==> flow/design.v (excerpt) <==
module mips(clk, rstb, mem_wr_data, mem_addr, mem_rd_data, mem_wr_ena, PC);
Size: roughly 1200 flip-flops, roughly 130 I/O pins, ~98000 µm² of cells after synthesis.
Settings: LEC_CHECK=0, CAP_MARGIN=15, CORE_ASPECT_RATIO=0.74, CORE_MARGIN=7, CORE_UTILIZATION=25, CTS_CLUSTER_DIAMETER=74, CTS_CLUSTER_SIZE=79, GPL_ROUTABILITY_DRIVEN=0, GPL_TIMING_DRIVEN=1, HOLD_SLACK_MARGIN=0.11, PLACE_DENSITY_LB_ADDON=0.08, SLEW_MARGIN=0, TNS_END_PERCENT=80; clock period 7.24 ns.
run.sh (not shown) runs the stock make flow with config.mk's settings and CLKGATE_MAP_FILE=.
The first run finished with setup timing left.
Next try:
==> flow/config.mk (replaced) <==
export PLATFORM = sky130hd
export DESIGN_NAME = mips
export DESIGN_NICKNAME = mips
export VERILOG_FILES = /design/flow/design.v
export SDC_FILE = /design/flow/constraint.sdc
export NUM_CORES = 4
export LEC_CHECK = 0
export CAP_MARGIN = 15
export CORE_ASPECT_RATIO = 1.59
export CORE_MARGIN = 2
export CORE_UTILIZATION = 67
export CTS_CLUSTER_DIAMETER = 74
export CTS_CLUSTER_SIZE = 79
export GPL_TIMING_DRIVEN = 1
export SETUP_SLACK_MARGIN = 1.81
export SLEW_MARGIN = 20
export TNS_END_PERCENT = 5
==> flow/constraint.sdc (replaced) <==
create_clock -name core_clock -period 11.9 [get_ports {clk}]
set_input_delay 2.3800 -clock core_clock [delete_from_list [all_inputs] [get_ports {clk}]]
set_output_delay 2.3800 -clock core_clock [all_outputs]
set_load 0.01 [all_outputs]
What happened: This time the run stopped in 5_1_grt; area after synthesis does not change; die area drops by 64%; synthesized cell count does not change.
Next try:
==> flow/config.mk (replaced) <==
export PLATFORM = sky130hd
export DESIGN_NAME = mips
export DESIGN_NICKNAME = mips
export VERILOG_FILES = /design/flow/design.v
export SDC_FILE = /design/flow/constraint.sdc
export NUM_CORES = 4
export LEC_CHECK = 0
export CAP_MARGIN = 15
export CORE_ASPECT_RATIO = 0.74
export CORE_MARGIN = 2
export CORE_UTILIZATION = 70
export CTS_CLUSTER_DIAMETER = 74
export CTS_CLUSTER_SIZE = 34
export GPL_TIMING_DRIVEN = 1
export SETUP_SLACK_MARGIN = 0.86
export SLEW_MARGIN = 20
export TNS_END_PERCENT = 65
==> flow/constraint.sdc (replaced) <==
create_clock -name core_clock -period 7.33 [get_ports {clk}]
set_input_delay 1.4660 -clock core_clock [delete_from_list [all_inputs] [get_ports {clk}]]
set_output_delay 1.4660 -clock core_clock [all_outputs]
set_load 0.01 [all_outputs]
After rerunning: The changed run stopped in 5_1_grt; area after synthesis does not change; die area goes down by a few percent; synthesized cell count is unchanged.
Next try:
==> flow/config.mk (replaced) <==
export PLATFORM = sky130hd
export DESIGN_NAME = mips
export DESIGN_NICKNAME = mips
export VERILOG_FILES = /design/flow/design.v
export SDC_FILE = /design/flow/constraint.sdc
export NUM_CORES = 4
export LEC_CHECK = 0
export CAP_MARGIN = 20
export CORE_MARGIN = 2
export CORE_UTILIZATION = 57
export SETUP_SLACK_MARGIN = 1.64
export SLEW_MARGIN = 20
==> flow/constraint.sdc (replaced) <==
create_clock -name core_clock -period 10.4 [get_ports {clk}]
set_input_delay 2.0800 -clock core_clock [delete_from_list [all_inputs] [get_ports {clk}]]
set_output_delay 2.0800 -clock core_clock [all_outputs]
set_load 0.01 [all_outputs]
=>
- Now the flow finished with setup timing left
- synthesized area does not change
- synthesized cell count is unchanged
- die size is higher by 23%
Next try:
--- a/flow/config.mk
+++ b/flow/config.mk
@@ -8,5 +8,5 @@
 export CAP_MARGIN = 20
 export CORE_MARGIN = 2
-export CORE_UTILIZATION = 57
-export SETUP_SLACK_MARGIN = 1.64
+export CORE_UTILIZATION = 40
+export PLACE_DENSITY = 0.6
 export SLEW_MARGIN = 20
==> flow/constraint.sdc (replaced) <==
create_clock -name core_clock -period 12.8 [get_ports {clk}]
set_input_delay 2.5600 -clock core_clock [delete_from_list [all_inputs] [get_ports {clk}]]
set_output_delay 2.5600 -clock core_clock [all_outputs]
set_load 0.01 [all_outputs]
The new run finished with timing, DRC and antenna clean.
Global-route usage goes down by 16 points.
Worst setup slack gets better by 1.2 ns.
Wire length goes down by 3.3%.
Clock-buffer cell count goes up by 4.
Clock power goes down by 20%.
Area after synthesis is unchanged.
Clock skew goes down by 0.029 ns.
Total power goes down by 24%.


Starting RTL as in the previous note.
// mips
module mips(clk, rstb, mem_wr_data, mem_addr, mem_rd_data, mem_wr_ena, PC);
	input wire clk, rstb;
	output wire mem_wr_ena;
	output wire [31:0] mem_wr_data, mem_addr;
	input wire [31:0] mem_rd_data;             
	output reg [31:0] PC;
   reg  [31:0] MemDataReg, InstReg, RegA, RegB, AluOut;
   wire [4:0] RegFile_WriteAddr;
   wire [31:0] RegFile_WriteData;
   wire [31:0] RegFile_Data0, RegFile_Data1, AluAMux, AluBMux;
   wire Ctl_PcWrite, Ctl_IorD, Ctl_MemRead, Ctl_MemWrite,
        Ctl_MemToReg, Ctl_IrWrite, Ctl_RegWrite;
   wire [1:0] Ctl_PcWriteCond, Ctl_PcSource, Ctl_AluSrcA, Ctl_AluSrcB, Ctl_RegDst;
   wire [2:0] Ctl_AluOp;
   wire [3:0] Ctl_State;
   wire [3:0] AluCtl_AluOpcode;
   wire Alu_Zero;
   wire [31:0] Alu_Z;
   wire [31:0] SignExtend_Out;
   assign mem_addr = Ctl_IorD ? AluOut : PC;
   assign mem_wr_data = RegB;
   assign mem_wr_ena = Ctl_MemWrite;
   assign RegFile_WriteAddr = Ctl_RegDst[1] ? 5'd31 : (Ctl_RegDst[0] ? InstReg[15:11] : InstReg[20:16]);
   assign RegFile_WriteData = Ctl_RegDst[1] ? PC : (Ctl_MemToReg ? mem_rd_data : AluOut);
   assign AluAMux = Ctl_AluSrcA[1] ? InstReg[10:6] : (Ctl_AluSrcA[0] ? RegA : PC);
   assign AluBMux = Ctl_AluSrcB[1]
      ? (Ctl_AluSrcB[0] ? {SignExtend_Out[29:0],2'b0} : SignExtend_Out)
      : (Ctl_AluSrcB[0] ? 32'd4 : RegB);
	register_file REGFILE (.cclk(clk), .rstb(rstb), .write(Ctl_RegWrite),
         .write_reg(RegFile_WriteAddr), .write_data(RegFile_WriteData),
  ...
make LEC_CHECK=0 ABC_AREA=1 CAP_MARGIN=15 CORE_ASPECT_RATIO=0.74 CORE_MARGIN=2 CORE_UTILIZATION=72 CTS_CLUSTER_DIAMETER=74 CTS_CLUSTER_SIZE=79 GPL_TIMING_DRIVEN=1 HOLD_SLACK_MARGIN=0.11 SETUP_SLACK_MARGIN=1.04 SLEW_MARGIN=10 TNS_END_PERCENT=85 finish   # period 5.34 ns
The starting point died in global routing (5_1_grt) (GRT-0116).
Rerun with:
--- a/flow/config.mk
+++ b/flow/config.mk
@@ -16,3 +16,3 @@
 export HOLD_SLACK_MARGIN = 0.11
-export SETUP_SLACK_MARGIN = 1.04
+export SETUP_SLACK_MARGIN = 0.86
 export SLEW_MARGIN = 10
==> flow/constraint.sdc (replaced) <==
create_clock -name core_clock -period 6.43 [get_ports {clk}]
set_input_delay 1.2860 -clock core_clock [delete_from_list [all_inputs] [get_ports {clk}]]
set_output_delay 1.2860 -clock core_clock [all_outputs]
set_load 0.01 [all_outputs]
The new run did not get past global routing (5_1_grt).
Die area stays the same.
Area after synthesis is unchanged.
Synthesized cell count does not change.
Rerun with:
--- a/flow/config.mk
+++ b/flow/config.mk
@@ -7,3 +7,2 @@
 export LEC_CHECK = 0
-export ABC_AREA = 1
 export CAP_MARGIN = 15
@@ -11,3 +10,3 @@
 export CORE_MARGIN = 2
-export CORE_UTILIZATION = 72
+export CORE_UTILIZATION = 25
 export CTS_CLUSTER_DIAMETER = 74
@@ -16,4 +15,5 @@
 export HOLD_SLACK_MARGIN = 0.11
+export PLACE_DENSITY_LB_ADDON = 0.08
 export SETUP_SLACK_MARGIN = 0.86
-export SLEW_MARGIN = 10
-export TNS_END_PERCENT = 85
+export SLEW_MARGIN = 0
+export TNS_END_PERCENT = 80
==> flow/constraint.sdc (replaced) <==
create_clock -name core_clock -period 7.24 [get_ports {clk}]
set_input_delay 1.4480 -clock core_clock [delete_from_list [all_inputs] [get_ports {clk}]]
set_output_delay 1.4480 -clock core_clock [all_outputs]
set_load 0.01 [all_outputs]
Now the flow ran to the end with violations: setup timing.
Synthesized area climbs by a few percent.
Die area climbs to 2.9 times its value.
Synthesized cell count drops by a quarter to a third.
Rerun with:
--- a/flow/config.mk
+++ b/flow/config.mk
@@ -10,3 +10,3 @@
 export CORE_MARGIN = 2
-export CORE_UTILIZATION = 25
+export CORE_UTILIZATION = 68
 export CTS_CLUSTER_DIAMETER = 74
@@ -15,5 +15,4 @@
 export HOLD_SLACK_MARGIN = 0.11
-export PLACE_DENSITY_LB_ADDON = 0.08
 export SETUP_SLACK_MARGIN = 0.86
-export SLEW_MARGIN = 0
-export TNS_END_PERCENT = 80
+export SLEW_MARGIN = 20
+export TNS_END_PERCENT = 65
==> flow/constraint.sdc (replaced) <==
create_clock -name core_clock -period 6.63 [get_ports {clk}]
set_input_delay 1.3260 -clock core_clock [delete_from_list [all_inputs] [get_ports {clk}]]
set_output_delay 1.3260 -clock core_clock [all_outputs]
set_load 0.01 [all_outputs]
Now the flow ended with an error in global routing (5_1_grt).
Synthesized area does not change.
Synthesized cell count does not change.
Die size decreases by well over a third.


Starting RTL as in the previous note.
clock: 7.19 ns
lec_check: 0
cap_margin: 20
core_margin: 2
core_utilization: 58
setup_slack_margin: 1.87
slew_margin: 20
tns_end_percent: 5
The first run finished with setup timing left.
Edit:
--- a/flow/config.mk
+++ b/flow/config.mk
@@ -8,6 +8,7 @@
 export CAP_MARGIN = 20
 export CORE_MARGIN = 2
-export CORE_UTILIZATION = 58
+export CORE_UTILIZATION = 66
+export CTS_CLUSTER_DIAMETER = 104
+export MAX_ROUTING_LAYER = met4
 export SETUP_SLACK_MARGIN = 1.87
 export SLEW_MARGIN = 20
-export TNS_END_PERCENT = 5
==> flow/constraint.sdc (replaced) <==
create_clock -name core_clock -period 10.5 [get_ports {clk}]
set_input_delay 2.1000 -clock core_clock [delete_from_list [all_inputs] [get_ports {clk}]]
set_output_delay 2.1000 -clock core_clock [all_outputs]
set_load 0.01 [all_outputs]
With this change the flow stopped in 5_1_grt on GRT-0116; synthesized cell count is unchanged; die area fell by 12%; area after synthesis stays the same.
Edit:
--- a/flow/config.mk
+++ b/flow/config.mk
@@ -8,7 +8,7 @@
 export CAP_MARGIN = 20
 export CORE_MARGIN = 2
-export CORE_UTILIZATION = 66
-export CTS_CLUSTER_DIAMETER = 104
-export MAX_ROUTING_LAYER = met4
-export SETUP_SLACK_MARGIN = 1.87
+export CORE_UTILIZATION = 58
+export PLACE_DENSITY = 0.6
+export SETUP_SLACK_MARGIN = 1.35
 export SLEW_MARGIN = 20
+export TNS_END_PERCENT = 5
==> flow/constraint.sdc (replaced) <==
create_clock -name core_clock -period 7.25 [get_ports {clk}]
set_input_delay 1.4500 -clock core_clock [delete_from_list [all_inputs] [get_ports {clk}]]
set_output_delay 1.4500 -clock core_clock [all_outputs]
set_load 0.01 [all_outputs]
=> This time the run reached the layout checks and failed them: setup timing; die area climbs by roughly a tenth; area after synthesis stays the same; synthesized cell count stays the same.


lagoon:
mips again, from the RTL that the note above started with.
// mips
module mips(clk, rstb, mem_wr_data, mem_addr, mem_rd_data, mem_wr_ena, PC);
	input wire clk, rstb;
	output wire mem_wr_ena;
	output wire [31:0] mem_wr_data, mem_addr;
	input wire [31:0] mem_rd_data;             
	output reg [31:0] PC;
   reg  [31:0] MemDataReg, InstReg, RegA, RegB, AluOut;
   wire [4:0] RegFile_WriteAddr;
   wire [31:0] RegFile_WriteData;
   wire [31:0] RegFile_Data0, RegFile_Data1, AluAMux, AluBMux;
   wire Ctl_PcWrite, Ctl_IorD, Ctl_MemRead, Ctl_MemWrite,
        Ctl_MemToReg, Ctl_IrWrite, Ctl_RegWrite;
   wire [1:0] Ctl_PcWriteCond, Ctl_PcSource, Ctl_AluSrcA, Ctl_AluSrcB, Ctl_RegDst;
   wire [2:0] Ctl_AluOp;
   wire [3:0] Ctl_State;
   wire [3:0] AluCtl_AluOpcode;
   wire Alu_Zero;
   wire [31:0] Alu_Z;
   wire [31:0] SignExtend_Out;
   assign mem_addr = Ctl_IorD ? AluOut : PC;
   assign mem_wr_data = RegB;
   assign mem_wr_ena = Ctl_MemWrite;
   assign RegFile_WriteAddr = Ctl_RegDst[1] ? 5'd31 : (Ctl_RegDst[0] ? InstReg[15:11] : InstReg[20:16]);
   assign RegFile_WriteData = Ctl_RegDst[1] ? PC : (Ctl_MemToReg ? mem_rd_data : AluOut);
   assign AluAMux = Ctl_AluSrcA[1] ? InstReg[10:6] : (Ctl_AluSrcA[0] ? RegA : PC);
   assign AluBMux = Ctl_AluSrcB[1]
      ? (Ctl_AluSrcB[0] ? {SignExtend_Out[29:0],2'b0} : SignExtend_Out)
      : (Ctl_AluSrcB[0] ? 32'd4 : RegB);
	register_file REGFILE (.cclk(clk), .rstb(rstb), .write(Ctl_RegWrite),
  ...
Settings: LEC_CHECK=0, CAP_MARGIN=20, CORE_MARGIN=2, CORE_UTILIZATION=66, CTS_CLUSTER_DIAMETER=104, MAX_ROUTING_LAYER=met4, SETUP_SLACK_MARGIN=1.64, SLEW_MARGIN=20; clock period 10.4 ns.
lagoon: it failed with a tool error in global routing, so there are no final results.
Input-level comparison between zinc and lagoon:
Settings: clearing MAX_ROUTING_LAYER, which used to be met4; clearing CTS_CLUSTER_DIAMETER, which used to be 104; swapping 66 for 58 in CORE_UTILIZATION; putting TNS_END_PERCENT at 5 where nothing was set; swapping 10.4 for 7.14 in the clock period (ns, I/O delays scaled along).
Compared with lagoon, zinc shows a final RePlAce weighted congestion that is 7.8% lower. zinc against lagoon; cell count after placement is up by a few percent. Compared zinc vs lagoon, and standard-cell row count is up in zinc. Cell area after placement (higher): zinc. Status zinc: flow complete, layout not clean - setup timing. | post-CTS setup repair buffer count | higher: lagoon |. Diff zinc..lagoon | proportion of synthesized area in mux cells | unchanged.


Setup of xenon:
mips again, from the RTL that the note above started with.
Design mips, start of the top module:
module mips(clk, rstb, mem_wr_data, mem_addr, mem_rd_data, mem_wr_ena, PC);
	input wire clk, rstb;
	output wire mem_wr_ena;
	output wire [31:0] mem_wr_data, mem_addr;
	input wire [31:0] mem_rd_data;             
	output reg [31:0] PC;
   reg  [31:0] MemDataReg, InstReg, RegA, RegB, AluOut;
   wire [4:0] RegFile_WriteAddr;
   wire [31:0] RegFile_WriteData;
   wire [31:0] RegFile_Data0, RegFile_Data1, AluAMux, AluBMux;
   wire Ctl_PcWrite, Ctl_IorD, Ctl_MemRead, Ctl_MemWrite,
        Ctl_MemToReg, Ctl_IrWrite, Ctl_RegWrite;
   wire [1:0] Ctl_PcWriteCond, Ctl_PcSource, Ctl_AluSrcA, Ctl_AluSrcB, Ctl_RegDst;
   wire [2:0] Ctl_AluOp;
   wire [3:0] Ctl_State;
   wire [3:0] AluCtl_AluOpcode;
   wire Alu_Zero;
   wire [31:0] Alu_Z;
   wire [31:0] SignExtend_Out;
   assign mem_addr = Ctl_IorD ? AluOut : PC;
   assign mem_wr_data = RegB;
   assign mem_wr_ena = Ctl_MemWrite;
   assign RegFile_WriteAddr = Ctl_RegDst[1] ? 5'd31 : (Ctl_RegDst[0] ? InstReg[15:11] : InstReg[20:16]);
   assign RegFile_WriteData = Ctl_RegDst[1] ? PC : (Ctl_MemToReg ? mem_rd_data : AluOut);
   assign AluAMux = Ctl_AluSrcA[1] ? InstReg[10:6] : (Ctl_AluSrcA[0] ? RegA : PC);
   assign AluBMux = Ctl_AluSrcB[1]
      ? (Ctl_AluSrcB[0] ? {SignExtend_Out[29:0],2'b0} : SignExtend_Out)
      : (Ctl_AluSrcB[0] ? 32'd4 : RegB);
	register_file REGFILE (.cclk(clk), .rstb(rstb), .write(Ctl_RegWrite),
         .write_reg(RegFile_WriteAddr), .write_data(RegFile_WriteData),
         .read_reg_0(InstReg[25:21]), .read_reg_1(InstReg[20:16]),
         .reg0(RegFile_Data0), .reg1(RegFile_Data1));
  ...
make LEC_CHECK=0 ABC_AREA=1 CAP_MARGIN=15 CORE_ASPECT_RATIO=0.74 CORE_MARGIN=2 CORE_UTILIZATION=72 CTS_CLUSTER_DIAMETER=379 CTS_CLUSTER_SIZE=79 GPL_TIMING_DRIVEN=1 HOLD_SLACK_MARGIN=0.11 SETUP_SLACK_MARGIN=-0.32 SLEW_MARGIN=10 TNS_END_PERCENT=85 finish   # period 5.57 ns
xenon: GRT-0232 in global routing (5_1_grt) -> run aborted
For fjord, these inputs were changed with respect to xenon:
- swapping -0.32 for 1.62 in SETUP_SLACK_MARGIN
- putting PLACE_DENSITY at 0.35 where nothing was set
- swapping 1 for 0 in ABC_AREA
## What came out
[fjord] last weighted congestion value of the routability-driven placer fell 0.096 relative to xenon
Looking at synthesized area per cell, fjord sits above xenon.
Diff xenon -> fjord | area of the core | increase of about 2%
Cell count after placement (fjord vs. xenon) decreases by more than 10%
Across fjord and xenon, no clean finish was achieved.
xenon did not finish: a tool error stopped it during global routing (5_1_grt).
## Diff of input files: cedar against fjord
- changing ABC_AREA from 0 to 1
- changing CTS_CLUSTER_SIZE from 79 to 56
- removing TNS_END_PERCENT (formerly 85)
- removing SETUP_SLACK_MARGIN (formerly 1.62)
- changing PLACE_DENSITY from 0.35 to 0.65
- removing CORE_ASPECT_RATIO (formerly 0.74)
- removing HOLD_SLACK_MARGIN (formerly 0.11)
- changing SLEW_MARGIN from 10 to 5
- changing CAP_MARGIN from 15 to 20
- removing GPL_TIMING_DRIVEN (formerly 1)
- removing CTS_CLUSTER_DIAMETER (formerly 379)
- changing the clock period (ns, I/O delays scaled along) from 5.57 to 5.24
### Flow results
Flow for cedar halted at global routing (5_1_grt), error code GRT-0232. Taking fjord as the reference, in cedar share of the yosys chip area belonging to registers climbed 0.82 points; and-or/or-and share of the synthesized area rose by 10 points; gate count of the mapped netlist went up; vertical die size climbed 15%; area figure in the yosys stat output -0.0022 sq mm. Comparing fjord and cedar, the lower synthesized area was measured on cedar.
Inputs modified between cedar and juniper:
- swapping 56 for 34 in CTS_CLUSTER_SIZE
- putting SETUP_SLACK_MARGIN at 1.4 where nothing was set
- swapping 5.24 for 5.29 in the clock period (ns, I/O delays scaled along)
--- outcome ---
Routability congestion estimate from global placement delta for juniper relative to cedar: 0.031 higher
On post-DP HPWL, cedar loses to juniper.
cedar -> juniper: synthesized instance count delta 0, exact match
Comparing juniper with cedar, the I/O pin count came out essentially unchanged.
Pre-CTS setup slack: juniper vs cedar down 7.7 ps
Seen in the log of juniper: GRT-0116 during global routing (5_1_grt), after which the run never completed.
What cedar reported for post-cts sizing count has to be multiplied by 6.2 to get the figure for juniper.
Reported for juniper and cedar, effective utilization at floorplan turned out identical to the last digit.
Power is estimated from default activity; no workload was simulated.
